`flow/run.sh`:
```
#!/bin/bash
# the make line also repeats each setting of config.mk as NAME=value (left out here)
make -C /OpenROAD-flow-scripts/flow DESIGN_CONFIG=/design/flow/config.mk WORK_HOME=/design/flow/orfs CLKGATE_MAP_FILE= finish
```
`flow/config.mk`:
```
export PLATFORM = sky130hd
export DESIGN_NAME = cordic_2taylor
export DESIGN_NICKNAME = cordic_2taylor
export VERILOG_FILES = /design/flow/design.v
export SDC_FILE = /design/flow/constraint.sdc
export NUM_CORES = 4
export LEC_CHECK = 0
export CAP_MARGIN = 20
export CORE_MARGIN = 2
export CORE_UTILIZATION = 69
export CTS_CLUSTER_DIAMETER = 103
export PLACE_DENSITY_LB_ADDON = 0.05
export SETUP_SLACK_MARGIN = 2.37
export SLEW_MARGIN = 20
```
`flow/constraint.sdc`:
```
create_clock -name core_clock -period 8.24 [get_ports {clk}]
set_input_delay 1.6480 -clock core_clock [delete_from_list [all_inputs] [get_ports {clk}]]
set_output_delay 1.6480 -clock core_clock [all_outputs]
set_load 0.01 [all_outputs]
```
`flow/design.v`:
```
module sin_h(
    input signed [15:0] r_in,
    output signed [15:0] r_out
    );
     wire signed [15:0] a,b,c,d;
     assign a = r_in + (r_in >>> 2);
     assign b = (a >>> 4)+(r_in >>> 6);
     assign c = b+a; 
     assign d = (c >>> 5)+(r_in);
     assign r_out = d >>>1;     
endmodule
module cos_h(
    input signed [15:0] r,
    output signed [15:0] r_o
    );
    wire signed [15:0] a,b,c,d;
  assign a = r + (r >>> 2);
  assign b = r + (a >>> 2);
  assign c = b >>> 9;
  assign d = r + (r >>> 3);
  assign r_o = c+d;
endmodule
module sinh_23(
    input signed [15:0] rin,
    input S,
    output signed [15:0] rout
    );
     wire signed [15:0] a,b,c,d,e;
     assign a = (rin >>> 4)+ rin;
     assign b = rin + (rin >>> 9);
     assign c = b + (a >>> 7);
     assign d = c >>> 2;
     assign e = b >>> 3;
     assign rout = S? d:e;
endmodule
module cosh_23(
    input signed [15:0] ri,
    input sel,
    output signed [15:0] ro
    );
    wire signed [15:0] a,b,c,d;
    assign a = ri >>>7;
    assign b = (ri >>> 8)+ ri;
    assign c = b >>> 5;
    assign d = sel? c:b;
    assign ro = d + ri;
endmodule
module sinh_45(
    input signed [15:0] rin,
    input s,
    output signed [15:0] rout    
    );
    wire signed [15:0] a,b,c;
    assign a = rin >>> 4;
    assign b = rin >>> 5;
    assign c = s? a:b;
    assign rout = c;
endmodule
module cosh_45(
    input signed [15:0] rin,
    input s,
    output signed [15:0] rout    
    );
    wire signed [15:0] a,b,c;
    assign a = rin >>> 11;
    assign b = rin >>> 9;
    assign c = s? b:a;
    assign rout = rin + c;
endmodule
module stage_1(
    input signed [15:0] x_in,
    input signed [15:0] y_in,
    input signed [15:0] ang_in,
    input clk,
    input reset,
    output reg signed [15:0] x_out,
    output reg signed [15:0] y_out,
    output reg signed [15:0] ang_out
    );
    wire signed [15:0] p,q,u,v,abs_theta;
    assign abs_theta = ang_in[15] ? (~ang_in + 1'b1) : ang_in;
    reg signed [15:0] r,s,w,x,z,k; 
    sin_h S1(.r_in(y_in), .r_out(q));
    sin_h S2(.r_in(x_in), .r_out(u));
    cos_h C1(.r(x_in), .r_o(p));
    cos_h C2(.r(y_in), .r_o(v));
    always @(posedge clk, posedge reset)
    begin
    if(reset)
      begin
      x_out <= 16'b0000000000000000;
      y_out <= 16'b0000000000000000;
      ang_out <= 16'b0000000000000000;
      end
    else
    begin
      if (abs_theta <= 16'b0001000000000000)
         begin
         x_out <= x_in;
         y_out <= y_in;
         ang_out <= ang_in;
         end
      else 
         begin
         case(ang_in[15])
         1'b0: begin 
              x_out <= p+q; 
              y_out <= u+v; 
              ang_out <= ang_in - 16'b0010000000000000; 
              end
         1'b1: begin 
              x_out <= p-q; 
              y_out <= v-u; 
              ang_out <= ang_in + 16'b0010000000000000; 
              end
          endcase
         end
  end
end
endmodule
module stage_23(
    input signed [15:0] x_pr,
    input signed [15:0] y_pr,
    input signed [15:0] ang_pr,
    input clk,
    input reset,
    output reg signed [15:0] sx2_op,
    output reg signed [15:0] sy2_op,
    output reg signed [15:0] sa2_op
    );
  wire signed [15:0] abs_theta,o1,o2,o3,o4,w1,w2,w3,w4;
  assign abs_theta = ang_pr[15] ? (~ang_pr + 1'b1) : ang_pr;
  wire sel23;
  assign sel23 = (abs_theta > 16'b0000110000000000)?1'b1:1'b0;
  sinh_23 S1(.rin(x_pr),.S(sel23),.rout(o1));
  sinh_23 S2(.rin(y_pr),.S(sel23),.rout(o2));
  cosh_23 C1(.ri(x_pr),.sel(sel23),.ro(o3));
  cosh_23 C2(.ri(y_pr),.sel(sel23),.ro(o4)); 
always @(posedge clk, posedge reset)
begin
  if(reset)
      begin
      sx2_op <= 16'b0000000000000000;
      sy2_op<= 16'b0000000000000000;
      sa2_op <= 16'b0000000000000000;
      end
  else 
     begin
     if (abs_theta > 16'b0000110000000000 | abs_theta <= 16'b0000010000000000)
      begin
      sx2_op <= x_pr;
      sy2_op <= y_pr;
      sa2_op <= ang_pr;
      end
  else
      begin
         if(ang_pr[15])
          begin
          sx2_op <= o3 - o2;
          sy2_op <= o4 - o1;
          sa2_op <= sel23? (ang_pr + 16'b0001000000000000) : (ang_pr + 16'b0000100000000000);
          end
         else
          begin
          sx2_op <= o3 + o2;
          sy2_op <= o4 + o1;
          sa2_op <= sel23? (ang_pr - 16'b0001000000000000) : (ang_pr - 16'b0000100000000000);
          end
      end 
    end
end
endmodule  
module stage_45(
    input signed [15:0] sx2_op,
    input signed [15:0] sy2_op,
    input signed [15:0] sa2_op,
    input clk,
    input reset,
    output reg signed [15:0] x_nxt,
    output reg signed [15:0] y_nxt,
    output reg signed [15:0] ang_nxt
    );
    wire signed [15:0] o5,o6,o7,o8,w5,w6,w7,w8,abs_theta2;
    wire sel45;
    assign abs_theta2 = sa2_op[15] ? (~sa2_op + 1'b1) : sa2_op;
    assign sel45 = (abs_theta2 > 16'b0000001100000000)? 1'b1:1'b0;
sinh_45 S3(.rin(sx2_op),.s(sel45),.rout(o5));
sinh_45 S4(.rin(sy2_op),.s(sel45),.rout(o6));
cosh_45 C3(.rin(sx2_op),.s(sel45),.rout(o7));
cosh_45 C4(.rin(sy2_op),.s(sel45),.rout(o8));
always @(posedge clk, posedge reset)
begin
   if(reset)
      begin
      x_nxt <= 16'b0000000000000000;
      y_nxt <= 16'b0000000000000000;
      ang_nxt <= 16'b0000000000000000;
      end
   else
      begin
         if(abs_theta2 <= 16'b0000000100000000)
             begin
             x_nxt <= sx2_op;
             y_nxt <= sy2_op;
             ang_nxt <= sa2_op;
             end 
         else
             begin
             if(sa2_op[15])
                begin
                x_nxt <= o7 - o5;
                y_nxt <= o8 - o6;
                ang_nxt <= sel45? (sa2_op + 16'b0000010000000000) : (sa2_op + 16'b0000001000000000);
                end
             else
                begin
                x_nxt <= o7 + o5;
                y_nxt <= o8 + o6;
                ang_nxt <= sel45? (sa2_op - 16'b0000010000000000) : (sa2_op - 16'b0000001000000000);
                end
             end
      end
end
endmodule
module last_stage(
    input signed [15:0] x3,
    input signed [15:0] y3,
    input signed [15:0] ang3,
    input clk,
    input reset,
    output reg signed [15:0] xf,
    output reg signed [15:0] yf
    );
    wire signed [15:0] abs_theta,w1,w2,w3,w4,w5,w6;
    assign abs_theta = ang3[15] ? (~ang3 + 1'b1) : ang3;
    wire [3:0] k;
    assign k = abs_theta[15:12] + abs_theta[11];
    assign w1 = y3 >>> 9;
    assign w2 = x3 >>> 9;
    assign w3 = k*w1;
    assign w4 = k*w2;
    always @(posedge clk, posedge reset)
    begin
       if (reset)
         begin
         xf <= 16'b0000000000000000;
         yf <= 16'b0000000000000000;
         end
       else 
          begin
               if (ang3[15])
                 begin
                 xf <= x3 + w3;
                 yf <= y3 + w4;
                 end
               else 
                 begin
                 xf <= x3 - w3;
                 yf <= y3 - w4;
                 end
          end
    end
endmodule
`timescale 1ns / 100ps
module cordic_2taylor (
input clk,
input reset,
input signed [15:0] ang,
input signed [15:0] xin,
input signed [15:0] yin,
output signed [15:0] Xout,
output signed [15:0] Yout);
wire signed [15:0] x1, y1, theta1;           
wire signed [15:0] x2, y2, theta2;           
wire signed [15:0] x3, y3, theta3;           
    stage_1 S1(xin,yin,ang,clk,reset,x1,y1,theta1);
    stage_23 S2(x1,y1,theta1,clk,reset,x2,y2,theta2);
    stage_45 S3(x2,y2,theta2,clk,reset,x3,y3,theta3);
    last_stage S4(x3,y3,theta3,clk,reset,Xout,Yout);
endmodule
```
==> qor.yml, run 1 <==
outcome:
  outcome: "did not finish"
  stop_stage: "global routing"
  error_line: "[ERROR GRT-0232] Routing congestion too high. Check the congestion heatmap in the GUI."
floorplan:
  die_h_um: 220
  initCoreUtil_pct: 69.7
  rows: 79
  io_pins: 82
  core_mm2: 0.0464
  die_w_um: 220
  fp.dieArea_mm2: 0.0486
placement:
  port_buffers: 81
  place.gp.congestion: 0.956
  pre_cts_slack_ns: -1.60
  hpwlAfterDp_mm: 75.2
synthesis:
  avgSynthCellArea_um2: 7.79
  ys_cells: 4147
  ys_top_logic_family: "adder cells"
  ys_sh_xor_pct: 11.0
  yosysWarnings: 4
  async_flop_share_pct: 100
  edf_count: 0
  ys_seq_share_pct: 13.6
  syn_nets: 4781
  syn_inst: 4147
  top_cell: "ha_1"
  synth_cell_type_count: 101
  mux_area_share_pct: 1.39
  top_area_cell: "ha_1"
  synthTopCellsByArea: "ha_1 (18%), dfrtp_1 (14%), fa_1 (7.0%)"
  flop_cell: "dfrtp_1"
  top_cell_area_share_pct: 18.2
  aoi_share_pct: 23.3
  yosys-top-cells-count: "ha_1 (471), nand2_1 (393), inv_1 (377), nor2_1 (315), o21ai_0 (294)"
  synth-simple-area-share_pct: 19.6
  ys.flops: 176
  adder_share_pct: 25.3
  synthesis.area_mm2: 0.0323
  ys_area_mm2: 0.0323
cts:
  cts_root_buf: "clkbuf_16"
  cts_max_level: 4
  clock_path_buffers: 2
  numClockSinks: 176
  numCtsBuffers: 17
grt:
  grt-ovfl-total: 930
  grt_usage_pct: 88.6
==> per-layer routing <==
layer	track usage [%]	overflow
met1	85.4	46
met2	102	538
met3	76.8	59
met4	95.1	283
met5	57.2	4
==> stage by stage <==
stage	TNS (ns)	instances	instance area, um2
after CTS	-2.39	5332	40900
after detailed placement	-21.51	5203	38000
after global placement	-17.42	5203	38000
after floorplan	-1.66	4147	33300
==> timing repair <==
item                       4_1_cts
pin swaps                      306
gates resized                  394
setup endpoints to repair       85
buffers inserted                97
hold buffers                     0
==> run 2: changes to the inputs <==
Settings changed: ABC_AREA from default to 1, CORE_UTILIZATION 69 to 72, CTS_CLUSTER_DIAMETER 103 to 203, PLACE_DENSITY_LB_ADDON 0.05 to 0.14, SETUP_SLACK_MARGIN 2.37 to default.
Clock period 8.24 ns to 7.45 ns, I/O delays scaled along.
==> run 2 against run 1 <==
  * The run again fails in global routing
  * Synthesized cell count is 9.8% higher
  * Synthesized area is 2.5% lower
  * Die area is 6.5% lower
==> qor.yml, run 2 <==
synthesis:
  syn_nets: 5186  # was 4781
  ys_seq_share_pct: 14.0  # was 13.6%
  mux_area_share_pct: 0  # was 1.39%
  synth-simple-area-share_pct: 21.4  # was 19.6%
  ys.flops: 176  # unchanged
  async_flop_share_pct: 100  # unchanged
  ys_top_logic_family: "adder cells"  # unchanged
  ys_sh_xor_pct: 12.6  # was 11.0%
  yosysWarnings: 4  # unchanged
  avgSynthCellArea_um2: 6.92  # was 7.79 um2
  edf_count: 0  # unchanged
  aoi_share_pct: 15.5  # was 23.3%
  synthTopCellsByArea: "ha_1 (19%), dfrtp_1 (14%), nand2_1 (11%)"  # was ha_1 (18%), dfrtp_1 (14%), fa_1 (7.0%)
  adder_share_pct: 25.9  # was 25.3%
  flop_cell: "dfrtp_1"  # unchanged
  top_cell: "nand2_1"  # was ha_1
  yosys-top-cells-count: "nand2_1 (959), inv_1 (792), ha_1 (471), a21oi_1 (419), xor2_1 (315)"  # was ha_1 (471), nand2_1 (393), inv_1 (377), nor2_1 (315), o21ai_0 (294)
  top_cell_area_share_pct: 18.7  # was 18.2%
  synth_cell_type_count: 59  # was 101
  ys_area_mm2: 0.0315  # was 0.0323 mm2
  top_area_cell: "ha_1"  # unchanged
  ys_cells: 4552  # was 4147
  syn_inst: 4552  # was 4147
  synthesis.area_mm2: 0.0315  # was 0.0323 mm2
outcome:
  stop_stage: "global routing"  # unchanged
  outcome: "did not finish"  # unchanged
  error_line: "[ERROR GRT-0232] Routing congestion too high. Check the congestion heatmap in the GUI."  # unchanged
cts:
  numClockSinks: 176  # unchanged
  cts_root_buf: "clkbuf_16"  # unchanged
  cts_max_level: 4  # unchanged
  clock_path_buffers: 2  # unchanged
  holdBufCountCts: 0  # unchanged
  numCtsBuffers: 17  # unchanged
floorplan:
  core_mm2: 0.0431  # was 0.0464 mm2
  io_pins: 82  # unchanged
  initCoreUtil_pct: 73.1  # was 69.7%
  die_h_um: 213  # was 220 um
  rows: 76  # was 79
  die_w_um: 213  # was 220 um
  fp.dieArea_mm2: 0.0454  # was 0.0486 mm2
placement:
  dp_cells: 5595  # was 5203
  pre_cts_slack_ns: -1.59  # was -1.60 ns
  hpwlAfterDp_mm: 72.4  # was 75.2 mm
  port_buffers: 81  # unchanged
  place.gp.congestion: 0.981  # was 0.956
grt:
  grt-ovfl-total: 548
  grt_usage_pct: 86.3
[run 2: routing by layer]
layer / GRT overflow / GRT usage, %
met5: 5 / 54.4
met4: 176 / 91.0
met3: 37 / 75.7
met2: 289 / 98.6
met1: 41 / 83.7
[run 2: through the flow]
| stage | utilization, % | cell area (um2) |
|---|---|---|
| after CTS | 89.3 | 38500 |
| after detailed placement | 84.5 | 36400 |
| after global placement | 84.5 | 36400 |
| after floorplan | - | 31800 |
[run 2: timing repair]
action	4_1_cts
pin swaps	197
resized	239
setup buffers	68
setup endpoints to repair	26
==> run 3: changes to the inputs <==
Settings changed: CAP_MARGIN 20 to 15, CTS_CLUSTER_DIAMETER 203 to 338, CTS_CLUSTER_SIZE from default to 99, PLACE_DENSITY from default to 0.43, PLACE_DENSITY_LB_ADDON 0.14 to default, TNS_END_PERCENT from default to 5.
Clock period 7.45 ns to 5.43 ns, I/O delays scaled along.
==> run 3 against run 2 <==
  * The flow again stops in global routing
  * Synthesized area unchanged
  * Die area unchanged
  * Synthesized cell count unchanged
==> qor.yml, run 3 <==
synthesis:
  synthesis.area_mm2: 0.0315  # unchanged
  yosys-top-cells-count: "nand2_1 (959), inv_1 (792), ha_1 (471), a21oi_1 (419), xor2_1 (315)"  # unchanged
  ys_seq_share_pct: 14.0  # unchanged
  syn_nets: 5186  # unchanged
  synthTopCellsByArea: "ha_1 (19%), dfrtp_1 (14%), nand2_1 (11%)"  # unchanged
  edf_count: 0  # unchanged
  top_area_cell: "ha_1"  # unchanged
  ys_sh_xor_pct: 12.6  # unchanged
  ys.flops: 176  # unchanged
  flop_cell: "dfrtp_1"  # unchanged
  adder_share_pct: 25.9  # unchanged
  ys_area_mm2: 0.0315  # unchanged
  synth-simple-area-share_pct: 21.4  # unchanged
  ys_top_logic_family: "adder cells"  # unchanged
  synth_cell_type_count: 59  # unchanged
  mux_area_share_pct: 0  # unchanged
  syn_inst: 4552  # unchanged
  yosysWarnings: 4  # unchanged
  top_cell: "nand2_1"  # unchanged
  avgSynthCellArea_um2: 6.92  # unchanged
  top_cell_area_share_pct: 18.7  # unchanged
  ys_cells: 4552  # unchanged
  async_flop_share_pct: 100  # unchanged
  aoi_share_pct: 15.5  # unchanged
outcome:
  stop_stage: "global routing"  # unchanged
  outcome: "did not finish"  # unchanged
  error_line: "[ERROR GRT-0116] Global routing finished with congestion. Check the congestion regions in the DRC Viewer."  # was [ERROR GRT-0232] Routing congestion too high. Check the congestion heatmap in the GUI.
grt:
  grt_usage_pct: 85.8
  grt-ovfl-total: 900
cts:
  holdBufCountCts: 0  # unchanged
  cts_max_level: 4  # unchanged
  cts_root_buf: "clkbuf_16"  # unchanged
  clock_path_buffers: 2  # unchanged
  numClockSinks: 176  # unchanged
  numCtsBuffers: 17  # unchanged
placement:
  dpl_cell_area_mm2: 0.0385  # was 0.0364 mm2
  hpwlAfterDp_mm: 86.8  # was 72.4 mm
  port_buffers: 81  # unchanged
  dp_cells: 5866  # was 5595
  pre_cts_slack_ns: -3.45  # was -1.59 ns
  place.gp.congestion: 1.01  # was 0.981
floorplan:
  core_mm2: 0.0431  # unchanged
  fp.dieArea_mm2: 0.0454  # unchanged
  die_h_um: 213  # unchanged
  io_pins: 82  # unchanged
  die_w_um: 213  # unchanged
  initCoreUtil_pct: 73.1  # unchanged
  rows: 76  # unchanged
[run 3: layer usage]
layer	GRT usage (%)	overflow
met1	81.2	13
met3	70.4	16
met2	104	589
met4	96.7	278
met5	31.3	4
[run 3: what timing repair did]
action / CTS
hold endpoints to repair: 0
pin swaps: 187
gates resized: 361
endpoints found under the setup margin: 75
setup buffers: 55
==> run 4: changes to the inputs <==
Settings changed: CAP_MARGIN 15 to 20, CORE_UTILIZATION 72 to 70, CTS_CLUSTER_DIAMETER 338 to default, CTS_CLUSTER_SIZE 99 to 51, PLACE_DENSITY 0.43 to default, PLACE_DENSITY_LB_ADDON from default to 0.14, SETUP_SLACK_MARGIN from default to 1.87, TNS_END_PERCENT 5 to default.
Clock period 5.43 ns to 6.5 ns, I/O delays scaled along.
==> run 4 against run 3 <==
  * The flow again stops in global routing
  * Die area increased by 2.8%
  * Synthesized cell count did not move
  * Synthesized area unchanged
==> qor.yml, run 4 <==
synthesis:
  edf_count: 0  # unchanged
  synth_cell_type_count: 59  # unchanged
  async_flop_share_pct: 100  # unchanged
  synthTopCellsByArea: "ha_1 (19%), dfrtp_1 (14%), nand2_1 (11%)"  # unchanged
  syn_inst: 4552  # unchanged
  mux_area_share_pct: 0  # unchanged
  adder_share_pct: 25.9  # unchanged
  aoi_share_pct: 15.5  # unchanged
  ys_cells: 4552  # unchanged
  ys_sh_xor_pct: 12.6  # unchanged
  ys_seq_share_pct: 14.0  # unchanged
  yosys-top-cells-count: "nand2_1 (959), inv_1 (792), ha_1 (471), a21oi_1 (419), xor2_1 (315)"  # unchanged
  yosysWarnings: 4  # unchanged
  synth-simple-area-share_pct: 21.4  # unchanged
  ys.flops: 176  # unchanged
  top_area_cell: "ha_1"  # unchanged
  avgSynthCellArea_um2: 6.92  # unchanged
  synthesis.area_mm2: 0.0315  # unchanged
  flop_cell: "dfrtp_1"  # unchanged
  top_cell_area_share_pct: 18.7  # unchanged
  top_cell: "nand2_1"  # unchanged
  syn_nets: 5186  # unchanged
  ys_top_logic_family: "adder cells"  # unchanged
  ys_area_mm2: 0.0315  # unchanged
outcome:
  error_line: "[ERROR GRT-0232] Routing congestion too high. Check the congestion heatmap in the GUI."  # was [ERROR GRT-0116] Global routing finished with congestion. Check the congestion regions in the DRC Viewer.
  stop_stage: "global routing"  # unchanged
  outcome: "did not finish"  # unchanged
placement:
  dpl_cell_area_mm2: 0.0372  # was 0.0385 mm2
  port_buffers: 81  # unchanged
  pre_cts_slack_ns: -2.36  # was -3.45 ns
  place.gp.congestion: 0.950  # was 1.01
  hpwlAfterDp_mm: 72.8  # was 86.8 mm
floorplan:
  fp.dieArea_mm2: 0.0467  # was 0.0454 mm2
  rows: 77  # was 76
  die_h_um: 216  # was 213 um
  initCoreUtil_pct: 71.0  # was 73.1%
  io_pins: 82  # unchanged
  core_mm2: 0.0443  # was 0.0431 mm2
  die_w_um: 216  # was 213 um
cts:
  numCtsBuffers: 17  # unchanged
  cts_max_level: 4  # unchanged
  cts_root_buf: "clkbuf_16"  # unchanged
  clock_path_buffers: 2  # unchanged
  numClockSinks: 176  # unchanged
grt:
  grt_usage_pct: 115
  grt-ovfl-total: 8515
[run 4: timing repair]
item / 4_1_cts
hold endpoints to repair: 0
setup buffers: 91
endpoints found under the setup margin: 105
pin swaps: 261
gates resized: 457
hold buffers: 0
[run 4: metal layers]
metal  track usage [%]  overflow
met3              74.7        59
met1              93.7        58
met2               176      7155
met4               125      1236
met5              33.6         7
[run 4: per-stage QoR]
step           TNS (ns)  cells
2_1_floorplan    -10.98   4552
3_3_place_gp     -41.01   5611
3_5_place_dp     -47.76   5611
4_1_cts          -12.71   5734
==> run 5: changes to the inputs <==
Settings changed: CORE_UTILIZATION 70 to 72, CTS_CLUSTER_SIZE 51 to 10, PLACE_DENSITY_LB_ADDON 0.14 to default, SETUP_SLACK_MARGIN 1.87 to 1.47, TNS_END_PERCENT from default to 5.
Clock period 6.5 ns to 5.13 ns, I/O delays scaled along.
==> run 5 against run 4 <==
  * The run fails in clock tree synthesis
  * Synthesized area stayed put
  * Synthesized cell count stayed put
  * Die area fell by 2.7%
==> qor.yml, run 5 <==
synthesis:
  ys_top_logic_family: "adder cells"  # unchanged
  syn_inst: 4552  # unchanged
  ys.flops: 176  # unchanged
  ys_sh_xor_pct: 12.6  # unchanged
  top_cell_area_share_pct: 18.7  # unchanged
  flop_cell: "dfrtp_1"  # unchanged
  yosysWarnings: 4  # unchanged
  mux_area_share_pct: 0  # unchanged
  yosys-top-cells-count: "nand2_1 (959), inv_1 (792), ha_1 (471), a21oi_1 (419), xor2_1 (315)"  # unchanged
  ys_area_mm2: 0.0315  # unchanged
  adder_share_pct: 25.9  # unchanged
  edf_count: 0  # unchanged
  ys_cells: 4552  # unchanged
  top_area_cell: "ha_1"  # unchanged
  synth-simple-area-share_pct: 21.4  # unchanged
  top_cell: "nand2_1"  # unchanged
  synth_cell_type_count: 59  # unchanged
  avgSynthCellArea_um2: 6.92  # unchanged
  syn_nets: 5186  # unchanged
  synthTopCellsByArea: "ha_1 (19%), dfrtp_1 (14%), nand2_1 (11%)"  # unchanged
  ys_seq_share_pct: 14.0  # unchanged
  async_flop_share_pct: 100  # unchanged
  aoi_share_pct: 15.5  # unchanged
  synthesis.area_mm2: 0.0315  # unchanged
floorplan:
  die_w_um: 213  # was 216 um
  core_mm2: 0.0431  # was 0.0443 mm2
  rows: 76  # was 77
  die_h_um: 213  # was 216 um
  io_pins: 82  # unchanged
  fp.dieArea_mm2: 0.0454  # was 0.0467 mm2
  initCoreUtil_pct: 73.1  # was 71.0%
placement:
  dpl_cell_area_mm2: 0.0395  # was 0.0372 mm2
  hpwlAfterDp_mm: 89.9  # was 72.8 mm
  port_buffers: 81  # unchanged
  pre_cts_slack_ns: -3.72  # was -2.36 ns
  place.gp.congestion: 1.03  # was 0.950
outcome:
  stop_stage: "clock tree synthesis"  # was global routing
  outcome: "did not finish"  # unchanged
  error_line: "[ERROR DPL-0033] detailed placement checks failed during check placement."  # was [ERROR GRT-0232] Routing congestion too high. Check the congestion heatmap in the GUI.
## run 5: stage by stage
step	instances	setup TNS, ns	util, %
2_1_floorplan	4552	-176.61	-
3_3_place_gp	5991	-109.38	91.7
3_5_place_dp	5991	-134.95	91.7
==> run 6: changes to the inputs <==
Settings changed: ABC_AREA 1 to default, CAP_MARGIN 20 to 5, CTS_CLUSTER_DIAMETER from default to 97, CTS_CLUSTER_SIZE 10 to default, SETUP_SLACK_MARGIN 1.47 to default, TNS_END_PERCENT 5 to default.
Clock period 5.13 ns to 8.24 ns, I/O delays scaled along.
==> run 6 against run 5 <==
  * The flow stops in global routing
  * Synthesized area grew 2.6%
  * Die area grew 2.6%
  * Synthesized cell count shrank 8.9%
==> qor.yml, run 6 <==
synthesis:
  top_cell: "ha_1"  # was nand2_1
  ys_top_logic_family: "adder cells"  # unchanged
  ys.flops: 176  # unchanged
  synthesis.area_mm2: 0.0323  # was 0.0315 mm2
  adder_share_pct: 25.3  # was 25.9%
  edf_count: 0  # unchanged
  ys_area_mm2: 0.0323  # was 0.0315 mm2
  yosys-top-cells-count: "ha_1 (471), nand2_1 (393), inv_1 (377), nor2_1 (315), o21ai_0 (294)"  # was nand2_1 (959), inv_1 (792), ha_1 (471), a21oi_1 (419), xor2_1 (315)
  ys_sh_xor_pct: 11.0  # was 12.6%
  mux_area_share_pct: 1.39  # was 0%
  synth_cell_type_count: 101  # was 59
  async_flop_share_pct: 100  # unchanged
  syn_inst: 4147  # was 4552
  ys_seq_share_pct: 13.6  # was 14.0%
  top_cell_area_share_pct: 18.2  # was 18.7%
  synthTopCellsByArea: "ha_1 (18%), dfrtp_1 (14%), fa_1 (7.0%)"  # was ha_1 (19%), dfrtp_1 (14%), nand2_1 (11%)
  aoi_share_pct: 23.3  # was 15.5%
  flop_cell: "dfrtp_1"  # unchanged
  syn_nets: 4781  # was 5186
  ys_cells: 4147  # was 4552
  yosysWarnings: 4  # unchanged
  avgSynthCellArea_um2: 7.79  # was 6.92 um2
  top_area_cell: "ha_1"  # unchanged
  synth-simple-area-share_pct: 19.6  # was 21.4%
placement:
  place.gp.congestion: 0.970  # was 1.03
  dp_cells: 5187  # was 5991
  hpwlAfterDp_mm: 75.0  # was 89.9 mm
  port_buffers: 81  # unchanged
  pre_cts_slack_ns: -1.80  # was -3.72 ns
  dpl_cell_area_mm2: 0.0374  # was 0.0395 mm2
floorplan:
  fp.dieArea_mm2: 0.0466  # was 0.0454 mm2
  core_mm2: 0.0442  # was 0.0431 mm2
  die_w_um: 216  # was 213 um
  rows: 77  # was 76
  die_h_um: 216  # was 213 um
  io_pins: 82  # unchanged
  initCoreUtil_pct: 73.1  # about the same
outcome:
  outcome: "did not finish"  # unchanged
  stop_stage: "global routing"  # was clock tree synthesis
  error_line: "[ERROR GRT-0232] Routing congestion too high. Check the congestion heatmap in the GUI."  # was [ERROR DPL-0033] detailed placement checks failed during check placement.
cts:
  holdBufCountCts: 0
  numCtsBuffers: 17
  cts_root_buf: "clkbuf_16"
  cts_max_level: 4
  clock_path_buffers: 2
  numClockSinks: 176
grt:
  grt_usage_pct: 77.2
  grt-ovfl-total: 7
-- run 6: metal layers --
metal	GRT overflow	track usage, %
met1	0	75.7
met2	3	93.2
met3	0	63.2
met4	4	75.4
met5	0	49.4
-- run 6: stage by stage --
step	TNS (ns)	hold WS, ns
after CTS	-2.08	0.428
after detailed placement	-27.78	0.414
after global placement	-19.99	0.409
after floorplan	-1.85	0.385
-- run 6: repair_timing --
item                       4_1_cts
gates cloned                     0
setup endpoints to repair       21
setup buffers                   79
pin swaps                      128
gates resized                  239
==> run 7: changes to the inputs <==
Settings changed: CAP_MARGIN 5 to 20, CORE_UTILIZATION 72 to 51, CTS_CLUSTER_DIAMETER 97 to default, SETUP_SLACK_MARGIN from default to 1.5.
Clock period 8.24 ns to 5.43 ns, I/O delays scaled along.
==> run 7 against run 6 <==
  * Now fails the layout checks on setup timing
  * Synthesized cell count unchanged
  * Die area up 40%
  * Synthesized area unchanged
==> qor.yml, run 7 <==
job:
  warnings: 44
  max_cap_violations: 0
cts:
  clk_pin_slew_ns: 0.09
  cts_root_buf: "clkbuf_16"  # unchanged
  clk_latency_ns: 0.51
  cts_tree: "built"
  numClockSinks: 176  # unchanged
  numCtsBuffers: 17  # unchanged
  clock_path_buffers: 2  # unchanged
  holdBufCountCts: 0  # unchanged
  cts_max_level: 4  # unchanged
placement:
  pre_cts_slack_ns: -3.88  # was -1.80 ns
  hpwlAfterDp_mm: 85.0  # was 75.0 mm
  place.gp.congestion: 0.938  # was 0.970
  dpl_cell_area_mm2: 0.0447  # was 0.0374 mm2
  port_buffers: 81  # unchanged
floorplan:
  io_pins: 82  # unchanged
  core_mm2: 0.0629  # was 0.0442 mm2
  die_w_um: 256  # was 216 um
  die_h_um: 256  # was 216 um
  initCoreUtil_pct: 51.4  # was 73.1%
  rows: 92  # was 77
  fp.dieArea_mm2: 0.0654  # was 0.0466 mm2
synthesis:
  aoi_share_pct: 23.3  # unchanged
  yosys-top-cells-count: "ha_1 (471), nand2_1 (393), inv_1 (377), nor2_1 (315), o21ai_0 (294)"  # unchanged
  ys.flops: 176  # unchanged
  syn_nets: 4781  # unchanged
  top_area_cell: "ha_1"  # unchanged
  ys_cells: 4147  # unchanged
  synth-simple-area-share_pct: 19.6  # unchanged
  adder_share_pct: 25.3  # unchanged
  synthesis.area_mm2: 0.0323  # unchanged
  ys_area_mm2: 0.0323  # unchanged
  synth_cell_type_count: 101  # unchanged
  yosysWarnings: 4  # unchanged
  edf_count: 0  # unchanged
  top_cell_area_share_pct: 18.2  # unchanged
  ys_sh_xor_pct: 11.0  # unchanged
  mux_area_share_pct: 1.39  # unchanged
  ys_seq_share_pct: 13.6  # unchanged
  synthTopCellsByArea: "ha_1 (18%), dfrtp_1 (14%), fa_1 (7.0%)"  # unchanged
  ys_top_logic_family: "adder cells"  # unchanged
  syn_inst: 4147  # unchanged
  top_cell: "ha_1"  # unchanged
  avgSynthCellArea_um2: 7.79  # unchanged
  flop_cell: "dfrtp_1"  # unchanged
  async_flop_share_pct: 100  # unchanged
worst_setup_path:
  cp-end-kind: "register"
  start_kind: "primary input"
  crit_slowest_cell: "or4_4"
  crit_type: "in -> reg"
  startpoint: "xin[2]"
  cp.required_ns: 5.83
  cpMostUsedCell: "o21ai_2"
  cp_num_cells: 43
  crit_arrival_ns: 8.75
  r2r-end: "S2.sx2_op[15]"
  r2r_cells: 32
  path_delay_family: "AND-OR/OR-AND gates"
  max_stage_delay_ns: 0.52
  crit_fanout: 5
  rrSetupSlack_ns: -1.51
  critical_path.endpoint: "S1.y_out[15]"
  r2r-start: "S1.y_out[6]"
  cp.buffers_inverters: 6
timing:
  clock_skew_ns: 0.0263
  finalSetupViolations: 82
  slew_violations: 0
  tightest_slew_ns: 0.912
  relSlewSlack_pct: 39.1
  rsz0062_at_grt: "yes"
  fmax_ghz: 0.120
  fin_ws_ns: -2.93
  period_needed_ns: 8.36
  finalCritPeriodShare_pct: 154
  hold_viol: 0
routing:
  first_iter_violations: 2237
  drc: 0
  routed_wl_mm: 118
  wire_per_inst_um: 18.1
  n_antenna_cell: 0
  ant_nets: 0
  vias: 36924
  firstDrtPassIters: 6
  viasPerCell: 5.66
outcome:
  outcome: "finished with violations"  # was did not finish
  so.violations: "setup timing"
grt:
  first_global_vias: 34336
  grt_usage_pct: 31.5
  grt_pass1_wl_mm: 170
  antenna_found_initial: 0
  grt_max_degree: 99
  grt-ovfl-total: 0
cells_and_area:
  final_util_pct: 82.2
  finish.net_count: 6293
  synthToLayoutAreaGrowth_pct: 59.8
  design_area_mm2: 0.0516
hold_path:
  worstHoldEndpoint: "S2.sa2_op[2]"
  min_path_cells: 0
  hp-start: "S1.ang_out[2]"
  hold_path.class: "reg -> reg"
==> run 7: timing repair <==
item | 4_1_cts | 5_1_grt
gates resized | 339 | 713
endpoints found under the setup margin | 121 | 122
endpoints found under the hold margin | 0 | 0
buffers inserted | 87 | 133
pin swaps | 237 | 446
==> run 7: metrics by stage <==
stage,TNS (ns),std cells,hold slack (ns)
after CTS,-85.81,6385,0.437
after floorplan,-57.75,4147,0.385
final,-93.82,6518,0.436
after detailed placement,-124.92,6266,0.423
after global placement,-118.35,6266,0.420
after global routing,-113.37,6518,0.465
==> run 7: layout make-up <==
cell class	count	area (um2)
timing repair buffer	1600	12800
inverter	378	1430
fill	4020	11200
sequential	176	4410
multi-input combinational	3486	31300
clock inverter	13	146
tap	846	1060
clock buffer	19	453
==> run 7: per-layer routing <==
layer | vias to the layer above | track usage [%] | part of all wire (%)
met2 | 1015 | 56.5 | 50
li1 | 17798 | - | -
met4 | 0 | 8.89 | 4.0
met3 | 316 | 2.24 | 4.1
met1 | 17795 | 40.6 | 42
met5 | - | 0 | 0
==> run 8: changes to the inputs <==
Settings changed: ABC_AREA from default to 1, CELL_PAD_IN_SITES_DETAIL_PLACEMENT from default to 2, CELL_PAD_IN_SITES_GLOBAL_PLACEMENT from default to 2, CORE_MARGIN 2 to 9, CORE_UTILIZATION 51 to 40, CTS_CLUSTER_SIZE from default to 58, GPL_ROUTABILITY_DRIVEN from default to 0, MAX_ROUTING_LAYER from default to met4, MIN_ROUTING_LAYER from default to met2, SETUP_SLACK_MARGIN 1.5 to default, TNS_END_PERCENT from default to 60.
Clock period 5.43 ns to 10.0 ns, I/O delays scaled along.
==> run 8 against run 7 <==
  * Flip-flop count unchanged
  * Highest routed layer unchanged
  * Final area down 29%
  * Sequential share of layout area increased by 3.5 points
  * The layout still fails its checks (setup timing)
  * Utilization shrank 35 points
  * Clock-buffer cell count unchanged
  * Synthesized area down 2.5%
==> qor.yml, run 8 <==
outcome:
  outcome: "finished with violations"  # unchanged
  so.violations: "setup timing"  # unchanged
synthesis:
  yosysWarnings: 4  # unchanged
  ys_cells: 4552  # was 4147
  avgSynthCellArea_um2: 6.92  # was 7.79 um2
  synth-simple-area-share_pct: 21.4  # was 19.6%
  ys_sh_xor_pct: 12.6  # was 11.0%
  ys_seq_share_pct: 14.0  # was 13.6%
  edf_count: 0  # unchanged
  yosys-top-cells-count: "nand2_1 (959), inv_1 (792), ha_1 (471), a21oi_1 (419), xor2_1 (315)"  # was ha_1 (471), nand2_1 (393), inv_1 (377), nor2_1 (315), o21ai_0 (294)
  synth_cell_type_count: 59  # was 101
  synthTopCellsByArea: "ha_1 (19%), dfrtp_1 (14%), nand2_1 (11%)"  # was ha_1 (18%), dfrtp_1 (14%), fa_1 (7.0%)
  synthesis.area_mm2: 0.0315  # was 0.0323 mm2
  ys.flops: 176  # unchanged
  ys_top_logic_family: "adder cells"  # unchanged
  ys_area_mm2: 0.0315  # was 0.0323 mm2
  syn_nets: 5186  # was 4781
  flop_cell: "dfrtp_1"  # unchanged
  aoi_share_pct: 15.5  # was 23.3%
  top_cell: "nand2_1"  # was ha_1
  top_area_cell: "ha_1"  # unchanged
  syn_inst: 4552  # was 4147
  async_flop_share_pct: 100  # unchanged
  mux_area_share_pct: 0  # was 1.39%
  top_cell_area_share_pct: 18.7  # was 18.2%
  adder_share_pct: 25.9  # was 25.3%
worst_setup_path:
  cp-end-kind: "register"  # unchanged
  path_delay_family: "AND-OR/OR-AND gates"  # unchanged
  cp.required_ns: 10.40  # was 5.83 ns
  rrSetupSlack_ns: 1.60  # was -1.51 ns
  start_kind: "primary input"  # unchanged
  r2r_cells: 35  # was 32
  cp.buffers_inverters: 7  # was 6
  r2r-end: "S4.yf[15]"  # was S2.sx2_op[15]
  crit_arrival_ns: 10.94  # was 8.75 ns
  max_stage_delay_ns: 0.50  # was 0.52 ns
  crit_fanout: 4  # was 5
  crit_type: "in -> reg"  # unchanged
  crit_slowest_cell: "fa_1"  # was or4_4
  r2r-start: "S3.ang_nxt[3]"  # was S1.y_out[6]
  startpoint: "xin[2]"  # unchanged
  cpMostUsedCell: "nand2_1"  # was o21ai_2
  cp_num_cells: 50  # was 43
  critical_path.endpoint: "S1.x_out[15]"  # was S1.y_out[15]
floorplan:
  initCoreUtil_pct: 40.5  # was 51.4%
  fp.dieArea_mm2: 0.0891  # was 0.0654 mm2
  rows: 102  # was 92
  die_w_um: 299  # was 256 um
  core_mm2: 0.0777  # was 0.0629 mm2
  io_pins: 82  # unchanged
  die_h_um: 299  # was 256 um
timing:
  finalCritPeriodShare_pct: 105  # was 154%
  hold_viol: 0  # unchanged
  fin_ws_ns: -0.542  # was -2.93 ns
  tightest_slew_ns: 1.19  # was 0.912 ns
  fmax_ghz: 0.0949
  clock_skew_ns: 0.0264  # was 0.0263 ns
  finalSetupViolations: 10  # was 82
  slew_violations: 0  # unchanged
  relSlewSlack_pct: 20.7  # was 39.1%
  period_needed_ns: 10.54
  rsz0062_at_grt: "yes"  # unchanged
cells_and_area:
  fin_cells: 5887  # was 6518
  finish.net_count: 5457  # was 6293
  synthToLayoutAreaGrowth_pct: 15.7  # was 59.8%
  fillCellCount: 9181  # was 4020
routing:
  wire_per_inst_um: 24.3  # was 18.1 um
  firstDrtPassIters: 11  # was 6
  viasPerCell: 7.96  # was 5.66
  first_iter_violations: 9114  # was 2237
  ant_nets: 0  # unchanged
  routed_wl_mm: 143  # was 118 mm
  vias: 46871  # was 36924
  drc: 0  # unchanged
grt:
  grt_usage_pct: 43.4  # was 31.5%
  antenna_found_initial: 2  # was 0
  grt-ovfl-total: 0  # unchanged
  grt_pass1_wl_mm: 197  # was 170 mm
  grt_max_degree: 116  # was 99
  first_global_vias: 51959  # was 34336
cts:
  cts_root_buf: "clkbuf_16"  # unchanged
  clk_latency_ns: 0.52  # was 0.51 ns
  clock_path_buffers: 2  # unchanged
  clk_pin_slew_ns: 0.08  # was 0.09 ns
  cts_tree: "built"  # unchanged
  numCtsBuffers: 17  # unchanged
  numClockSinks: 176  # unchanged
  cts_max_level: 4  # unchanged
placement:
  hpwlAfterDp_mm: 101  # was 85.0 mm
  dp_cells: 5821  # was 6266
  port_buffers: 81  # unchanged
hold_path:
  worstHoldEndpoint: "S3.ang_nxt[0]"  # was S2.sa2_op[2]
  hold_path.class: "reg -> reg"  # unchanged
  min_path_cells: 0  # unchanged
  hp-start: "S2.sa2_op[0]"  # was S1.ang_out[2]
job:
  warnings: 47  # was 44
  max_cap_violations: 0  # unchanged
-- run 8: cell type report --
class / count / area [um2] / area share (%)
antenna: 11 / 27.5 / 0.0756
clock buffer: 19 / 453 / 1.24
clock inverter: 13 / 173 / 0.474
inverter: 801 / 3020 / 8.28
multi-input combinational: 3508 / 24400 / 67.1
sequential: 176 / 4400 / 12.1
timing repair buffer: 319 / 2610 / 7.15
tap: 1040 / 1300 / 3.57
-- run 8: routing by layer --
layer  global-route usage [%]  wire length, um
met3                     51.1            52300
met4                     6.81            17400
met5                        -                0
met1                        -                0
met2                     54.5            73500
-- run 8: repair_timing --
item                                    CTS  global route
setup buffers                             0            22
endpoints found under the setup margin    3            15
gates resized                             8           157
pin swaps                                 0            56
hold buffers                              0             0
hold endpoints to repair                  0             0
-- run 8: metrics by stage --
stage          TNS, ns  cell area [um2]  hold WS (ns)  setup WS (ns)  util [%]
2_1_floorplan        0            31500         0.354          0.994         -
3_3_place_gp    -0.415            34900         0.378         -0.415      44.9
3_5_place_dp     -4.64            34900         0.389         -0.880      44.9
4_1_cts              0            35600         0.409         0.0292      45.8
5_1_grt          -5.57            36400         0.439          -1.02      46.9
6_report         -2.76            36400         0.407         -0.542      46.9
